// sdram_controller
module sdram_controller (
    wr_addr,
    wr_data,
    wr_enable,
    rd_addr,
    rd_data,
    rd_ready,
    rd_enable,
    busy, rst_n, clk,
    addr, bank_addr, data_in, data_out, data_oe, clock_enable, cs_n, ras_n, cas_n, we_n,
    data_mask_low, data_mask_high
);
make LEC_CHECK=0 ABC_AREA=1 CAP_MARGIN=20 CORE_MARGIN=2 CORE_UTILIZATION=66 CTS_CLUSTER_DIAMETER=176 CTS_CLUSTER_SIZE=96 PLACE_DENSITY=0.6 SETUP_SLACK_MARGIN=-0.12 SLEW_MARGIN=20 finish   # period 2.27 ns
run.sh (not shown) runs the stock make flow with config.mk's settings and CLKGATE_MAP_FILE=.
The starting point aborted during global placement (3_3_place_gp).
Next try:
- CORE_UTILIZATION: 66 -> 57
- CTS_CLUSTER_DIAMETER: 176 -> 371
- CTS_CLUSTER_SIZE: 96 -> 99
- SETUP_SLACK_MARGIN: -0.12 -> unset
- clock period: 2.27 -> 2.32 ns (I/O delays scaled with it)
Result: With this change the flow produced a clean layout. Synthesized area is unchanged. Die area is higher by about a fifth. Synthesized cell count stays the same.
Next try:
- CORE_UTILIZATION: 57 -> 63
- CTS_CLUSTER_DIAMETER: 371 -> 391
- CTS_CLUSTER_SIZE: 99 -> 96
- SETUP_SLACK_MARGIN: unset -> -0.08
- clock period: 2.32 -> 2.27 ns (I/O delays scaled with it)
- Now the flow completed, yet does not pass: negative setup slack
- global-route usage rises by 12 points
- clock power hardly moves
- die area falls by 9.1%
- first-iteration DRC count rises to 3.8 times its value
- power rises by 3.7%
- core utilization rises by 11 points
- worst setup slack loses 460 ps
- non-clock buffer count rises by 7
Next try:
- ABC_AREA: 1 -> unset
- CORE_UTILIZATION: 63 -> 72
- CTS_CLUSTER_DIAMETER: 391 -> 373
- PLACE_DENSITY: 0.6 -> 0.38
- SETUP_SLACK_MARGIN: -0.08 -> unset
- clock period: 2.27 -> 6.21 ns (I/O delays scaled with it)
Effect: With this change the flow failed in global placement (3_3_place_gp) on GPL-0301. Synthesized area climbs slightly. Die area drops by roughly a tenth. Synthesized cell count drops by about a fifth.
Next try:
- CTS_CLUSTER_DIAMETER: 373 -> unset
- CTS_CLUSTER_SIZE: 96 -> 29
- PLACE_DENSITY: 0.38 -> unset
- PLACE_DENSITY_LB_ADDON: unset -> 0.27
- clock period: 6.21 -> 3.16 ns (I/O delays scaled with it)
Effect:
- The new run failed in global placement (3_3_place_gp)
- die size stays the same
- synthesized area is unchanged
- synthesized cell count stays the same
Next try:
- CORE_UTILIZATION: 72 -> 40
- CTS_CLUSTER_SIZE: 29 -> unset
- PLACE_DENSITY: unset -> 0.6
- PLACE_DENSITY_LB_ADDON: 0.27 -> unset
- clock period: 3.16 -> 7.5 ns (I/O delays scaled with it)
What happened: The changed run finished clean. Synthesized area does not change. Synthesized cell count is unchanged. Die area increases by well over a third.

---

sdram_controller again, from the RTL that the note above started with.
Settings: LEC_CHECK=0, CAP_MARGIN=15, CELL_PAD_IN_SITES_DETAIL_PLACEMENT=1, CORE_ASPECT_RATIO=1.56, CORE_MARGIN=5, CORE_UTILIZATION=40, CTS_CLUSTER_DIAMETER=155, CTS_CLUSTER_SIZE=37, GPL_ROUTABILITY_DRIVEN=0, GPL_TIMING_DRIVEN=0, MAX_ROUTING_LAYER=met4, MIN_ROUTING_LAYER=met2, SLEW_MARGIN=35, TNS_END_PERCENT=5; clock period 3.43 ns.
The starting point finished clean.
Change:
==> flow/config.mk (replaced) <==
export PLATFORM = sky130hd
export DESIGN_NAME = sdram_controller
export DESIGN_NICKNAME = sdram_controller
export VERILOG_FILES = /design/flow/design.v
export SDC_FILE = /design/flow/constraint.sdc
export NUM_CORES = 4
export LEC_CHECK = 0
export CAP_MARGIN = 20
export CORE_ASPECT_RATIO = 0.5
export CORE_MARGIN = 2
export CORE_UTILIZATION = 40
export CTS_CLUSTER_DIAMETER = 348
export CTS_CLUSTER_SIZE = 10
export PLACE_DENSITY = 0.6
export SLEW_MARGIN = 20
==> flow/constraint.sdc (replaced) <==
create_clock -name core_clock -period 7.5 [get_ports {clk}]
set_input_delay 1.5000 -clock core_clock [delete_from_list [all_inputs] [get_ports {clk}]]
set_output_delay 1.5000 -clock core_clock [all_outputs]
set_load 0.01 [all_outputs]
The changed run completed with no timing, DRC or antenna violations.
Via count decreases by 34%.
Global-route usage decreases by 16 points.
Register-to-register slack improves by 4000 ps.
Total power decreases by 55%.
Clock skew decreases by 6.4 ps.
Synthesized area is unchanged.
Critical path depth decreases by 4.
Worst setup slack improves by 3300 ps.
Hold slack degrades by 4.9 ps.
Final area decreases by 1.8%.
Clock power decreases by 54%.
Change:
--- a/flow/config.mk
+++ b/flow/config.mk
@@ -9 +9 @@
-export CORE_ASPECT_RATIO = 0.5
+export CORE_ASPECT_RATIO = 0.51
@@ -11,3 +11 @@
-export CORE_UTILIZATION = 40
-export CTS_CLUSTER_DIAMETER = 348
-export CTS_CLUSTER_SIZE = 10
+export CORE_UTILIZATION = 61
@@ -14,0 +13 @@
+export SETUP_SLACK_MARGIN = 2.22
The new run ran to the end with no violations. Sequential power hardly moves. Total power is higher by 6.8%. Utilization is higher by 31 points. Cell count is lower by 6.2%. Hold slack improves by 8.2 ps. Setup slack degrades by 630 ps. Routed wire length is higher by 18%. Global-route usage is higher by 15 points. Final area hardly moves.
Change:
--- a/flow/config.mk
+++ b/flow/config.mk
@@ -9 +8,0 @@
-export CORE_ASPECT_RATIO = 0.51
@@ -12,2 +11,2 @@
-export PLACE_DENSITY = 0.6
-export SETUP_SLACK_MARGIN = 2.22
+export CTS_CLUSTER_DIAMETER = 103
+export CTS_CLUSTER_SIZE = 35
==> flow/constraint.sdc (replaced) <==
create_clock -name core_clock -period 2.7 [get_ports {clk}]
set_input_delay 0.5400 -clock core_clock [delete_from_list [all_inputs] [get_ports {clk}]]
set_output_delay 0.5400 -clock core_clock [all_outputs]
set_load 0.01 [all_outputs]
Outcome:
- The changed run finished clean
- final area barely changes
- global-route usage drops by 5.7 points
- sequential share of layout area climbs by 0.11 points
- synthesized cell count is unchanged
- clock power went up by 81%
- register-to-register slack got worse by 4300 ps
- first-iteration DRC count went down by 27%
- final cell count hardly moves
- total power went up by 130%
- clock-buffer cell count does not change

---

The RTL this note starts from:
==> flow/design.v <==
module sdram_controller (
    wr_addr,
    wr_data,
    wr_enable,
    rd_addr,
    rd_data,
    rd_ready,
    rd_enable,
    busy, rst_n, clk,
    addr, bank_addr, data_in, data_out, data_oe, clock_enable, cs_n, ras_n, cas_n, we_n,
    data_mask_low, data_mask_high
);
parameter ROW_WIDTH = 13;
parameter COL_WIDTH = 9;
parameter BANK_WIDTH = 2;
parameter SDRADDR_WIDTH = ROW_WIDTH > COL_WIDTH ? ROW_WIDTH : COL_WIDTH;
parameter HADDR_WIDTH = BANK_WIDTH + ROW_WIDTH + COL_WIDTH;
parameter CLK_FREQUENCY = 133;   
parameter REFRESH_TIME =  32;    
parameter REFRESH_COUNT = 8192;  
localparam CYCLES_BETWEEN_REFRESH = ( CLK_FREQUENCY
                                      * 1_000
                                      * REFRESH_TIME
                                    ) / REFRESH_COUNT;
localparam IDLE      = 5'b00000;
localparam INIT_NOP1 = 5'b01000,
           INIT_PRE1 = 5'b01001,
           INIT_NOP1_1=5'b00101,
           INIT_REF1 = 5'b01010,
           INIT_NOP2 = 5'b01011,
           INIT_REF2 = 5'b01100,
           INIT_NOP3 = 5'b01101,
           INIT_LOAD = 5'b01110,
           INIT_NOP4 = 5'b01111;
localparam REF_PRE  =  5'b00001,
           REF_NOP1 =  5'b00010,
           REF_REF  =  5'b00011,
           REF_NOP2 =  5'b00100;
localparam READ_ACT  = 5'b10000,
           READ_NOP1 = 5'b10001,
           READ_CAS  = 5'b10010,
           READ_NOP2 = 5'b10011,
           READ_READ = 5'b10100;
localparam WRIT_ACT  = 5'b11000,
           WRIT_NOP1 = 5'b11001,
           WRIT_CAS  = 5'b11010,
           WRIT_NOP2 = 5'b11011;
localparam CMD_PALL = 8'b10010001,
           CMD_REF  = 8'b10001000,
           CMD_NOP  = 8'b10111000,
           CMD_MRS  = 8'b10000000,
           CMD_BACT = 8'b10011000,
           CMD_READ = 8'b10101001,
           CMD_WRIT = 8'b10100001;
input  [HADDR_WIDTH-1:0]   wr_addr;
input  [15:0]              wr_data;
input                      wr_enable;
input  [HADDR_WIDTH-1:0]   rd_addr;
output [15:0]              rd_data;
input                      rd_enable;
output                     rd_ready;
output                     busy;
input                      rst_n;
input                      clk;
output [SDRADDR_WIDTH-1:0] addr;
output [BANK_WIDTH-1:0]    bank_addr;
input  [15:0]              data_in;
output [15:0]              data_out;
output                     data_oe;
output                     clock_enable;
output                     cs_n;
output                     ras_n;
output                     cas_n;
output                     we_n;
output                     data_mask_low;
output                     data_mask_high;
reg  [HADDR_WIDTH-1:0]   haddr_r;
reg  [15:0]              wr_data_r;
reg  [15:0]              rd_data_r;
reg                      busy;
reg                      data_mask_low_r;
reg                      data_mask_high_r;
reg [SDRADDR_WIDTH-1:0]  addr_r;
reg [BANK_WIDTH-1:0]     bank_addr_r;
reg                      rd_ready_r;
wire                     data_mask_low, data_mask_high;
assign data_mask_high = data_mask_high_r;
assign data_mask_low  = data_mask_low_r;
assign rd_data        = rd_data_r;
reg [3:0] state_cnt;
reg [9:0] refresh_cnt;
reg [7:0] command;
reg [4:0] state;
reg [7:0] command_nxt;
reg [3:0] state_cnt_nxt;
reg [4:0] next;
assign {clock_enable, cs_n, ras_n, cas_n, we_n} = command[7:3];
assign bank_addr      = (state[4]) ? bank_addr_r : command[2:1];
assign addr           = (state[4] | state == INIT_LOAD) ? addr_r : { {SDRADDR_WIDTH-11{1'b0}}, command[0], 10'd0 };
assign data_out = wr_data_r;
assign data_oe  = (state == WRIT_CAS);
assign rd_ready = rd_ready_r;
always @ (posedge clk)
  if (~rst_n)
    begin
    state <= INIT_NOP1;
    command <= CMD_NOP;
    state_cnt <= 4'hf;
    haddr_r <= {HADDR_WIDTH{1'b0}};
    wr_data_r <= 16'b0;
    rd_data_r <= 16'b0;
    busy <= 1'b0;
    end
  else
    begin
    state <= next;
    command <= command_nxt;
    if (!state_cnt)
      state_cnt <= state_cnt_nxt;
    else
      state_cnt <= state_cnt - 1'b1;
    if (wr_enable)
      wr_data_r <= wr_data;
    if (state == READ_READ)
      begin
      rd_data_r <= data_in;
      rd_ready_r <= 1'b1;
      end
    else
      rd_ready_r <= 1'b0;
    busy <= state[4];
    if (rd_enable)
      haddr_r <= rd_addr;
    else if (wr_enable)
      haddr_r <= wr_addr;
    end
always @ (posedge clk)
 if (~rst_n)
   refresh_cnt <= 10'b0;
 else
   if (state == REF_NOP2)
     refresh_cnt <= 10'b0;
   else
     refresh_cnt <= refresh_cnt + 1'b1;
always @*
begin
    if (state[4])
      {data_mask_low_r, data_mask_high_r} = 2'b00;
    else
      {data_mask_low_r, data_mask_high_r} = 2'b11;
   bank_addr_r = 2'b00;
   addr_r = {SDRADDR_WIDTH{1'b0}};
   if (state == READ_ACT | state == WRIT_ACT)
     begin
     bank_addr_r = haddr_r[HADDR_WIDTH-1:HADDR_WIDTH-(BANK_WIDTH)];
     addr_r = haddr_r[HADDR_WIDTH-(BANK_WIDTH+1):HADDR_WIDTH-(BANK_WIDTH+ROW_WIDTH)];
     end
   else if (state == READ_CAS | state == WRIT_CAS)
     begin
     bank_addr_r = haddr_r[HADDR_WIDTH-1:HADDR_WIDTH-(BANK_WIDTH)];
     addr_r = {
               {SDRADDR_WIDTH-(11){1'b0}},
               1'b1,                        
               {10-COL_WIDTH{1'b0}},
               haddr_r[COL_WIDTH-1:0]
              };
     end
   else if (state == INIT_LOAD)
     begin
     addr_r = {{SDRADDR_WIDTH-10{1'b0}}, 10'b1000110000};
     end
end
always @*
begin
   state_cnt_nxt = 4'd0;
   command_nxt = CMD_NOP;
   if (state == IDLE)
        if (refresh_cnt >= CYCLES_BETWEEN_REFRESH)
          begin
          next = REF_PRE;
          command_nxt = CMD_PALL;
          end
        else if (rd_enable)
          begin
          next = READ_ACT;
          command_nxt = CMD_BACT;
          end
        else if (wr_enable)
          begin
          next = WRIT_ACT;
          command_nxt = CMD_BACT;
          end
        else
          begin
          next = IDLE;
          end
    else
      if (!state_cnt)
        case (state)
          INIT_NOP1:
            begin
            next = INIT_PRE1;
            command_nxt = CMD_PALL;
            end
          INIT_PRE1:
            begin
            next = INIT_NOP1_1;
            end
          INIT_NOP1_1:
            begin
            next = INIT_REF1;
            command_nxt = CMD_REF;
            end
          INIT_REF1:
            begin
            next = INIT_NOP2;
            state_cnt_nxt = 4'd7;
            end
          INIT_NOP2:
            begin
            next = INIT_REF2;
            command_nxt = CMD_REF;
            end
          INIT_REF2:
            begin
            next = INIT_NOP3;
            state_cnt_nxt = 4'd7;
            end
          INIT_NOP3:
            begin
            next = INIT_LOAD;
            command_nxt = CMD_MRS;
            end
          INIT_LOAD:
            begin
            next = INIT_NOP4;
            state_cnt_nxt = 4'd1;
            end
          REF_PRE:
            begin
            next = REF_NOP1;
            end
          REF_NOP1:
            begin
            next = REF_REF;
            command_nxt = CMD_REF;
            end
          REF_REF:
            begin
            next = REF_NOP2;
            state_cnt_nxt = 4'd7;
            end
          WRIT_ACT:
            begin
            next = WRIT_NOP1;
            state_cnt_nxt = 4'd1;
            end
          WRIT_NOP1:
            begin
            next = WRIT_CAS;
            command_nxt = CMD_WRIT;
            end
          WRIT_CAS:
            begin
            next = WRIT_NOP2;
            state_cnt_nxt = 4'd1;
            end
          READ_ACT:
            begin
            next = READ_NOP1;
            state_cnt_nxt = 4'd1;
            end
          READ_NOP1:
            begin
            next = READ_CAS;
            command_nxt = CMD_READ;
            end
          READ_CAS:
            begin
            next = READ_NOP2;
            state_cnt_nxt = 4'd1;
            end
          READ_NOP2:
            begin
            next = READ_READ;
            end
          default:
            begin
            next = IDLE;
            end
          endcase
      else
        begin
        next = state;
        command_nxt = command;
        end
end
endmodule
Settings: LEC_CHECK=0, CAP_MARGIN=20, CELL_PAD_IN_SITES_DETAIL_PLACEMENT=0, CORE_ASPECT_RATIO=1.65, CORE_MARGIN=2, CORE_UTILIZATION=72, CTS_CLUSTER_DIAMETER=90, CTS_CLUSTER_SIZE=37, GPL_TIMING_DRIVEN=1, HOLD_SLACK_MARGIN=0.05, MAX_ROUTING_LAYER=met5, MIN_ROUTING_LAYER=met1, SETUP_SLACK_MARGIN=0.15, SLEW_MARGIN=10, TNS_END_PERCENT=60; clock period 2.81 ns.
The first run stopped in 3_3_place_gp on GPL-0301.
Then changed:
CORE_MARGIN = 3   (was 2)
CORE_UTILIZATION = 51   (was 72)
CTS_CLUSTER_DIAMETER = default   (was 90)
CTS_CLUSTER_SIZE = default   (was 37)
GPL_TIMING_DRIVEN = 0   (was 1)
MIN_ROUTING_LAYER = met2   (was met1)
PLACE_DENSITY_LB_ADDON = 0.13   (was default)
SETUP_SLACK_MARGIN = -0.26   (was 0.15)
clock period = 4.09 ns   (was 2.81 ns; I/O delays follow)
Effect:
- With this change the flow went through all stages and came out clean
- die size increases by 45%
- area after synthesis is unchanged
- synthesized cell count stays the same
Then changed:
CELL_PAD_IN_SITES_DETAIL_PLACEMENT = default   (was 0)
CORE_ASPECT_RATIO = default   (was 1.65)
CORE_MARGIN = 2   (was 3)
CORE_UTILIZATION = 42   (was 51)
GPL_TIMING_DRIVEN = default   (was 0)
HOLD_SLACK_MARGIN = default   (was 0.05)
MAX_ROUTING_LAYER = default   (was met5)
MIN_ROUTING_LAYER = default   (was met2)
PLACE_DENSITY = 0.6   (was default)
PLACE_DENSITY_LB_ADDON = default   (was 0.13)
SETUP_SLACK_MARGIN = default   (was -0.26)
SLEW_MARGIN = 20   (was 10)
TNS_END_PERCENT = default   (was 60)
Result:
- count of clock-buffer cells in the layout shrinks by 2
- routed wire length shrinks by 3.4%
- worst setup slack is better by 0.34 ns
Power and IR drop assume default switching activity.
